// FAdd
module FAdd(
    input rst,
    input clk,
    input  [31:0]               a,
    input  [31:0]               b,
    output reg [31:0]           c,
    output reg [2:0]           state
);
clock: 3.67 ns
lec_check: 0
cap_margin: 20
core_aspect_ratio: 1.03
core_margin: 3
core_utilization: 65
cts_cluster_diameter: 28
gpl_routability_driven: 1
min_routing_layer: met1
setup_slack_margin: 1.09
slew_margin: 20
tns_end_percent: 100
run.sh (not shown) runs the stock make flow with config.mk's settings and CLKGATE_MAP_FILE=.
The baseline died in global routing on GRT-0232.
Change:
- CORE_UTILIZATION: 65 -> 58
- SETUP_SLACK_MARGIN: 1.09 -> 0.19
- TNS_END_PERCENT: 100 -> unset
- clock period: 3.67 -> 3.3 ns (I/O delays scaled with it)
Result:
- This time the run finished but fails on negative setup slack
- die size rose by 12%
- synthesized area stays the same
- synthesized cell count does not change
Change:
- CORE_UTILIZATION: 58 -> 40
- CTS_CLUSTER_DIAMETER: 28 -> 371
- CTS_CLUSTER_SIZE: unset -> 98
- PLACE_DENSITY_LB_ADDON: unset -> 0.27
- SETUP_SLACK_MARGIN: 0.19 -> -0.32
The new run produced a layout that fails on negative setup slack.
Clock power falls by 12%.
Routed wire length fell by 7.9%.
First-iteration DRC count is lower by 40%.
Sequential power drops by about 2%.
Count of clock-buffer cells in the layout is higher by 4.
Setup slack improves by 0.088 ns.
Clock skew barely changes.
Die size rose by 43%.
Worst hold slack got worse by 0.060 ns.
Synthesized cell count does not change.
Change:
- CORE_UTILIZATION: 40 -> 65
- CTS_CLUSTER_DIAMETER: 371 -> 29
- CTS_CLUSTER_SIZE: 98 -> unset
- PLACE_DENSITY_LB_ADDON: 0.27 -> unset
- SETUP_SLACK_MARGIN: -0.32 -> 0.19
- TNS_END_PERCENT: unset -> 5
- clock period: 3.3 -> 3.67 ns (I/O delays scaled with it)
Effect: The new run ran to the end with violations: negative setup slack; clock skew went up by 0.0041 ns; fmax shrinks by a few percent; power goes down by roughly a tenth; final cell count drops by about a fifth; synthesized cell count does not change; wire length hardly moves; count of clock-buffer cells in the layout went down by 4; sequential power decreases by a little under a tenth; cell area is lower by a little under a tenth; worst setup slack gains 0.14 ns.

== JK ==
The RTL this note starts from:
==> flow/design.v <==
module FAdd(
    input rst,
    input clk,
    input  [31:0]               a,
    input  [31:0]               b,
    output reg [31:0]           c,
    output reg [2:0]           state
);
    parameter NAN = 32'b01111111100000000000000000000001;  
    parameter ZERO = 32'b0;  
    wire a_s = a[31];
    wire b_s = b[31];
    wire [7:0] a_e = a[30:23];
    wire [7:0] b_e = b[30:23];
    wire [22:0] a_m = a[22:0];
    wire [22:0] b_m = b[22:0];
    wire a_e_max = a_e == 8'b11111111;
    wire b_e_max = b_e == 8'b11111111;
    wire a_e_min = a_e == 8'b0;
    wire b_e_min = b_e == 8'b0;
    wire a_m_min = a_m == 23'b0;
    wire b_m_min = b_m == 23'b0;
    wire a_inf = a_e_max & a_m_min;
    wire b_inf = b_e_max & b_m_min;
    wire a_nan = a_e_max & ~a_m_min;
    wire b_nan = b_e_max & ~b_m_min;
    wire a_zero = a_e_min & a_m_min;
    wire b_zero = b_e_min & b_m_min;
    wire a_denorm = a_e_min & ~a_m_min;
    wire b_denorm = b_e_min & ~b_m_min;
    wire inverse = (a_s ^ b_s) & (a_e == b_e) & (a_m == b_m);
    wire special_case = a_nan | b_nan | a_inf | b_inf | a_zero | b_zero | inverse;
    wire [31:0] special_output = (a_nan | b_nan) ? NAN :
    a_inf ? ((b_inf & (a_s ^ b_s)) ? NAN : a) :
    b_inf ? b :
    a_zero ? ((b_zero & (a_s ^ b_s) ? ZERO : b)) :
    b_zero ? a :
    inverse ? ZERO : 32'hffffffff;
    reg a_sign;
    reg b_sign;
    reg [26:0] a_add;
    reg [26:0] b_add;
    reg [7:0] a_exp;
    reg [7:0] b_exp;
    parameter READ = 3'd0,
    ALIGN = 3'd1,
    ADD = 3'd2,
    NORM = 3'd3,
    DENORM = 3'd4,
    ROUND = 3'd5,
    PACK = 3'd6,
    OUTPUT = 3'd7;
    reg c_sign;
    reg[27:0] c_add;
    reg[7:0] c_exp;
always @(posedge clk) begin
if (!rst) begin
    state <= READ;
end
else begin
case (state)
READ: begin
    a_sign <= a_s;
    b_sign <= b_s;
    a_add <= {~a_denorm, a_m, 3'b0};
    b_add <= {~b_denorm, b_m, 3'b0};
    a_exp <= a_denorm ? 8'b1 : a_e;
    b_exp <= b_denorm ? 8'b1 : b_e;
    c <= special_output;
    state <= special_case ? OUTPUT : ALIGN;
end
ALIGN: begin
    if (a_exp > b_exp) begin
        b_exp <= b_exp + 1;
        b_add <= b_add >> 1;
        b_add[0] <= b_add[0] | b_add[1];  
    end else if (a_exp < b_exp) begin
        a_exp <= a_exp + 1;
        a_add <= a_add >> 1;
        a_add[0] <= a_add[0] | a_add[1];
    end else begin
        state <= ADD;
    end
end
ADD: begin
    c_exp <= a_exp;
    if (a_sign == b_sign) begin
        c_add <= a_add + b_add;
        c_sign <= a_sign;
    end else if (a_add > b_add) begin
        c_add <= a_add - b_add;
        c_sign <= a_sign;
    end else begin
        c_add <= b_add - a_add;
        c_sign <= b_sign;
    end
    state <= NORM;
end
NORM: begin
    if (c_add[27]) begin  
        c_exp <= c_exp + 1;
        c_add <= c_add >> 1;
        c_add[0] <= c_add[0] | c_add[1];
    end else if (~c_add[26] & c_exp != 8'b0) begin  
        c_exp <= c_exp - 1;
        c_add <= c_add << 1;
    end else begin
        state <= DENORM;
    end
end
DENORM: begin
    if (c_exp == 8'b0) begin  
        c_exp <= c_exp + 1;
        c_add <= c_add >> 1;
        c_add[0] <= c_add[0] | c_add[1];
    end
    state <= ROUND;
end
ROUND: begin
    if (c_add[2] & (c_add[1] | c_add[0] | c_add[3])) begin
        c_add <= c_add + 4'b1000;
    end
    state <= PACK;
end
PACK: begin
    c[31] <= c_sign;
    c[22:0] <= c_add[25:3];
    if (c_exp == 8'b11111111) begin  
        c[30:0] <= {8'b11111111, 23'b0};
    end else if (c_add[27]) begin  
        c[30:23] <= c_exp + 1;
    end else if (~c_add[26]) begin  
        c[30:23] <= c_exp - 1;
    end else begin
        c[30:23] <= c_exp;
    end
    state <= OUTPUT;
end
OUTPUT: begin
end
endcase
end
end
endmodule
==> flow/config.mk <==
export PLATFORM = sky130hd
export DESIGN_NAME = FAdd
export DESIGN_NICKNAME = FAdd
export VERILOG_FILES = /design/flow/design.v
export SDC_FILE = /design/flow/constraint.sdc
export NUM_CORES = 4
export LEC_CHECK = 0
export CAP_MARGIN = 20
export CORE_MARGIN = 2
export CORE_UTILIZATION = 40
export CTS_CLUSTER_DIAMETER = 400
export CTS_CLUSTER_SIZE = 98
export HOLD_SLACK_MARGIN = 0.28
export SLEW_MARGIN = 20
==> flow/constraint.sdc <==
create_clock -name core_clock -period 10.0 [get_ports {clk}]
set_input_delay 2.0000 -clock core_clock [delete_from_list [all_inputs] [get_ports {clk}]]
set_output_delay 2.0000 -clock core_clock [all_outputs]
set_load 0.01 [all_outputs]
JK | status: complete | timing, DRC, antenna: pass
What MS does differently from JK at the input level:
- CTS_CLUSTER_DIAMETER removed (was 400)
- HOLD_SLACK_MARGIN removed (was 0.28)
- CTS_CLUSTER_SIZE removed (was 98)
- CORE_UTILIZATION changed from 40 to 55
- the clock period (ns, I/O delays scaled along) changed from 10.0 to 7.16
==> results <==
Row worst slew slack as a fraction of its limit: MS higher / JK lower
Any difference in footprint of the multi-input gates between MS and JK is small enough to ignore.
Comparing JK and MS, the higher number of clock buffers in the layout is on MS.
Looking at launch point of the worst path, the b[19] result is from MS; the b[17] one comes from JK.
Re final instance area: JK was higher than MS.
### MS -> AL
- CORE_UTILIZATION changed from 55 to 40
- the clock period (ns, I/O delays scaled along) changed from 7.16 to 10.0
## What came out
AL ends up with a number of gates on the worst path with buffers counted that is 1 lower than in MS. Power, AL vs MS: down by more than a quarter. AL against MS: die height higher; number of buffers outside the clock class in the layout lower. Sort AL and MS by part of the power in combinational logic, descending, and MS comes first. Fraction of area in clock buffers and inverters delta (AL -> MS): insignificant. AL vs MS, final critical-path setup slack went up by 2250 ps. | power drawn by the clock network | AL vs MS | better |. Compared with MS, in AL routing usage on met1 down 11 points; average vias per placed instance down 6.5%.
Setup changes, AL to TR
- an added TNS_END_PERCENT of 65
- an added HOLD_SLACK_MARGIN of 0.3
- an added ABC_AREA of 1
Summary — routed wire length, TR relative to AL: higher, by 33%.
AL → TR: total routing usage reported by global routing now larger; sequential power share now smaller; initial standard-cell utilization of the core comparable; total via count after detailed routing now larger.
Share of the synthesized netlist area taken by xor and xnor gates, TR and AL, higher one = AL.
Cell at the slowest stage of the critical path = sky130_fd_sc_hd__or3_2: AL; cell at the slowest stage of the critical path = sky130_fd_sc_hd__inv_1: TR
## Diff of input files: PW against TR
- a change of TNS_END_PERCENT from 65 to 15
- an added CTS_CLUSTER_SIZE of 99
- an added CTS_CLUSTER_DIAMETER of 400
- a deleted ABC_AREA that had been 1
- a deleted HOLD_SLACK_MARGIN that had been 0.3
[summary]
- sky130_fd_sc_hd__inv_1 as the cell with the largest stage delay on the worst path was reported by TR, and sky130_fd_sc_hd__or3_2 by PW.
- The DRC marker count from the first detailed-route iteration in PW was lower than what TR gave.
- Height of the die: PW vs TR down 17 um
- PW vs. TR: Yosys chip area went down by 2600 um^2.
- Count of clock-buffer cells in the layout came out lower on PW than on TR.
- Compared with TR, in PW proportion of cell area occupied by multi-input gates rose 0.79 points, initial cell density of the core about even, number of vias in the routed layout fell about 24%, number of enable-type register cells in the synthesized netlist about even.

== job 101 ==
Starts from the design.v that is shown in full above.
Settings: LEC_CHECK=0, CAP_MARGIN=20, CORE_ASPECT_RATIO=1.03, CORE_MARGIN=3, CORE_UTILIZATION=65, CTS_CLUSTER_DIAMETER=29, GPL_ROUTABILITY_DRIVEN=1, MIN_ROUTING_LAYER=met1, SLEW_MARGIN=20; clock period 3.3 ns.
Run status, job 101: aborted in 5_1_grt, error GRT-0183
## Diff of input files: job 102 against job 101
# job 101
export LEC_CHECK = 0
export CAP_MARGIN = 20
export CORE_ASPECT_RATIO = 1.03
export CORE_MARGIN = 3
export CORE_UTILIZATION = 65
export CTS_CLUSTER_DIAMETER = 29
export GPL_ROUTABILITY_DRIVEN = 1
export MIN_ROUTING_LAYER = met1
export SLEW_MARGIN = 20
create_clock -name core_clock -period 3.3 [get_ports {clk}]
# job 102
export LEC_CHECK = 0
export CAP_MARGIN = 20
export CORE_ASPECT_RATIO = 1.03
export CORE_MARGIN = 3
export CORE_UTILIZATION = 72
export CTS_CLUSTER_DIAMETER = 29
export GPL_ROUTABILITY_DRIVEN = 1
export MIN_ROUTING_LAYER = met1
export SETUP_SLACK_MARGIN = 0.01
export SLEW_MARGIN = 20
export TNS_END_PERCENT = 100
create_clock -name core_clock -period 3.67 [get_ports {clk}]
Notes after the runs:
Job 102 -> stages 100% | layout checks FAIL | setup timing. Taking job 101 as the reference, in job 102 number of placed instances, taps included went down by 193; chip footprint went down by 2000 sq um; count of instantiated cells in the yosys netlist was more or less identical.

RTL: the design.v shown in full above, as it stands there.
clock: 3.3 ns
lec_check: 0
cap_margin: 20
core_aspect_ratio: 1.03
core_margin: 3
core_utilization: 40
cts_cluster_diameter: 395
cts_cluster_size: 99
gpl_routability_driven: 1
min_routing_layer: met1
place_density_lb_addon: 0.27
setup_slack_margin: -0.26
slew_margin: 20
The baseline reached the layout checks and failed them: setup timing.
Then changed:
==> flow/config.mk (replaced) <==
export PLATFORM = sky130hd
export DESIGN_NAME = FAdd
export DESIGN_NICKNAME = FAdd
export VERILOG_FILES = /design/flow/design.v
export SDC_FILE = /design/flow/constraint.sdc
export NUM_CORES = 4
export LEC_CHECK = 0
export CAP_MARGIN = 20
export CORE_MARGIN = 2
export CORE_UTILIZATION = 40
export SLEW_MARGIN = 20
==> flow/constraint.sdc (replaced) <==
create_clock -name core_clock -period 5.36 [get_ports {clk}]
set_input_delay 1.0720 -clock core_clock [delete_from_list [all_inputs] [get_ports {clk}]]
set_output_delay 1.0720 -clock core_clock [all_outputs]
set_load 0.01 [all_outputs]
Effect:
- With this change the flow passed the timing, DRC and antenna checks
- clock-buffer cell count decreases by 1
- sequential power shrinks by well over a third
- via count is lower by a little under a tenth
- global-route usage goes down by 1.0 points
- cell count drops by roughly a tenth
- worst setup slack is better by 1200 ps
- power falls by well over a third
- maximum frequency went down by about a fifth
- die size goes down by a few percent
Then changed:
--- a/flow/config.mk
+++ b/flow/config.mk
@@ -6,6 +6,7 @@
 export NUM_CORES = 4
 export LEC_CHECK = 0
+export ABC_AREA = 1
 export CAP_MARGIN = 20
 export CORE_MARGIN = 2
-export CORE_UTILIZATION = 40
+export CORE_UTILIZATION = 71
 export SLEW_MARGIN = 20
==> flow/constraint.sdc (replaced) <==
create_clock -name core_clock -period 2.18 [get_ports {clk}]
set_input_delay 0.4360 -clock core_clock [delete_from_list [all_inputs] [get_ports {clk}]]
set_output_delay 0.4360 -clock core_clock [all_outputs]
set_load 0.01 [all_outputs]
After rerunning:
- With this change the flow died in 4_1_cts
- synthesized area went up by 20%
- synthesized cell count rose by 63%
- die area decreases by 32%
Then changed:
--- a/flow/config.mk
+++ b/flow/config.mk
@@ -9,4 +9,6 @@
 export CAP_MARGIN = 20
 export CORE_MARGIN = 2
-export CORE_UTILIZATION = 71
+export CORE_UTILIZATION = 68
+export CTS_CLUSTER_DIAMETER = 355
+export CTS_CLUSTER_SIZE = 98
 export SLEW_MARGIN = 20
==> flow/constraint.sdc (replaced) <==
create_clock -name core_clock -period 4.2 [get_ports {clk}]
set_input_delay 0.8400 -clock core_clock [delete_from_list [all_inputs] [get_ports {clk}]]
set_output_delay 0.8400 -clock core_clock [all_outputs]
set_load 0.01 [all_outputs]
What happened: Now the flow completed without violations; synthesized area stays the same; die size increases by 4.3%; synthesized cell count does not change.
Then changed:
==> flow/config.mk (replaced) <==
export PLATFORM = sky130hd
export DESIGN_NAME = FAdd
export DESIGN_NICKNAME = FAdd
export VERILOG_FILES = /design/flow/design.v
export SDC_FILE = /design/flow/constraint.sdc
export NUM_CORES = 4
export LEC_CHECK = 0
export CAP_MARGIN = 20
export CORE_MARGIN = 2
export CORE_UTILIZATION = 71
export CTS_CLUSTER_DIAMETER = 295
export CTS_CLUSTER_SIZE = 99
export SLEW_MARGIN = 20
==> flow/constraint.sdc (replaced) <==
create_clock -name core_clock -period 10.0 [get_ports {clk}]
set_input_delay 2.0000 -clock core_clock [delete_from_list [all_inputs] [get_ports {clk}]]
set_output_delay 2.0000 -clock core_clock [all_outputs]
set_load 0.01 [all_outputs]
Result: Clock-buffer cell count rises by 2; cell area decreases by 16%; non-clock buffer count went down by 25; sequential share of layout area rose by 4.8 points; final cell count drops by 37%.

Setup of alpha:
// FAdd: RTL as listed in full above, without the edits since
==> flow/config.mk <==
export PLATFORM = sky130hd
export DESIGN_NAME = FAdd
export DESIGN_NICKNAME = FAdd
export VERILOG_FILES = /design/flow/design.v
export SDC_FILE = /design/flow/constraint.sdc
export NUM_CORES = 4
export LEC_CHECK = 0
export CAP_MARGIN = 20
export CORE_MARGIN = 2
export CORE_UTILIZATION = 72
export CTS_CLUSTER_DIAMETER = 384
export CTS_CLUSTER_SIZE = 100
export PLACE_DENSITY = 0.37
export SETUP_SLACK_MARGIN = -0.69
export SLEW_MARGIN = 20
==> flow/constraint.sdc <==
create_clock -name core_clock -period 7.16 [get_ports {clk}]
set_input_delay 1.4320 -clock core_clock [delete_from_list [all_inputs] [get_ports {clk}]]
set_output_delay 1.4320 -clock core_clock [all_outputs]
set_load 0.01 [all_outputs]
alpha | stages: all done | timing, DRC, antenna: all pass
Setup changes, alpha to beta
- a deleted CTS_CLUSTER_DIAMETER that had been 384
- a deleted PLACE_DENSITY that had been 0.37
- a change of SETUP_SLACK_MARGIN from -0.69 to -0.42
- a change of CTS_CLUSTER_SIZE from 100 to 14
- a change of the clock period (ns, I/O delays scaled along) from 7.16 to 4.16
### Flow results
Although it ran to completion, beta produced a layout that fails the final checks because of setup timing.
In beta, the worst hold slack came out 64 ps below the value in alpha.
Taking alpha as the reference, in beta post-layout worst setup margin went down by 2200 ps, power density over the cells went up 69%.
As far as number of sequential storage elements goes, alpha and beta are indistinguishable; the numbers are identical.
--- input diff beta..gamma ---
- CORE_UTILIZATION changed from 72 to 38
- CTS_CLUSTER_SIZE removed (was 14)
- SETUP_SLACK_MARGIN removed (was -0.42)
- the clock period (ns, I/O delays scaled along) changed from 4.16 to 5.36
==> comparison <==
From the logs: beta reached the end of the flow and failed the layout checks with setup timing. The final layout from gamma, which completed every stage, passed the timing, DRC and antenna checks at the end of the flow. Compared with beta, gamma shows global-route usage lower by 20 points. Any difference in count of instances resized after the clock tree is built between beta and gamma is small enough to ignore. From beta to gamma the numbers moved as follows: number of clock-tree buffers in the layout decreased by 1 relative to the old numbers, final critical-path required period decreased by 95 ps relative to the old numbers, endpoint required time on the critical path increased by 1220 ps relative to the old numbers.
Input-level comparison between delta and gamma:
- CTS_CLUSTER_DIAMETER now 27, previously not set
- CORE_UTILIZATION now 69, was 38
- SETUP_SLACK_MARGIN now 0.92, previously not set
- the clock period (ns, I/O delays scaled along) now 3.29, was 5.36
delta did not run to completion, as it errored out during global routing (5_1_grt). From gamma to delta, clock net sink count did not move at all. Floorplan die height: delta and gamma compared, higher one is gamma. Relative to gamma, the total number of placement rows measured on delta has decreased by more than a quarter. Per the comparison of delta with gamma, half-perimeter wire length after placement lower; number of instances resized during post-cts repair went up 396; horizontal die dimension saw a decrease; initial core utilization picked up an extra 31 points; area of the placeable core now smaller.
For epsilon, these inputs were changed with respect to delta:
- a change of CORE_UTILIZATION from 69 to 68
- a deleted SETUP_SLACK_MARGIN that had been 0.92
- a deleted CTS_CLUSTER_DIAMETER that had been 27
- an added HOLD_SLACK_MARGIN of -0.09
- a change of the clock period (ns, I/O delays scaled along) from 3.29 to 3.66
## What came out
epsilon -> stages 100% | layout checks FAIL | setup timing. Number of cells upsized or downsized after cts (higher): delta. On mean area per synthesized cell, delta and epsilon are neck and neck. Between delta and epsilon, the flow reports last weighted congestion value of the routability-driven placer decreasing by more than 10%. epsilon: setup fix buffers added after clock tree synthesis is 44 lower than what delta reported. delta and epsilon ended up with roughly the same synthesized cell count. When epsilon is set beside delta, its horizontal die dimension turns out to be about 0.7% larger. Maximum clock path buffer count: epsilon vs delta identical. Changes observed in epsilon relative to delta: part of the Yosys area used for sequential elements stayed essentially flat, full die area shows an increase of 1.4%, initial core utilization moved down.
Power is estimated from default activity; no workload was simulated.
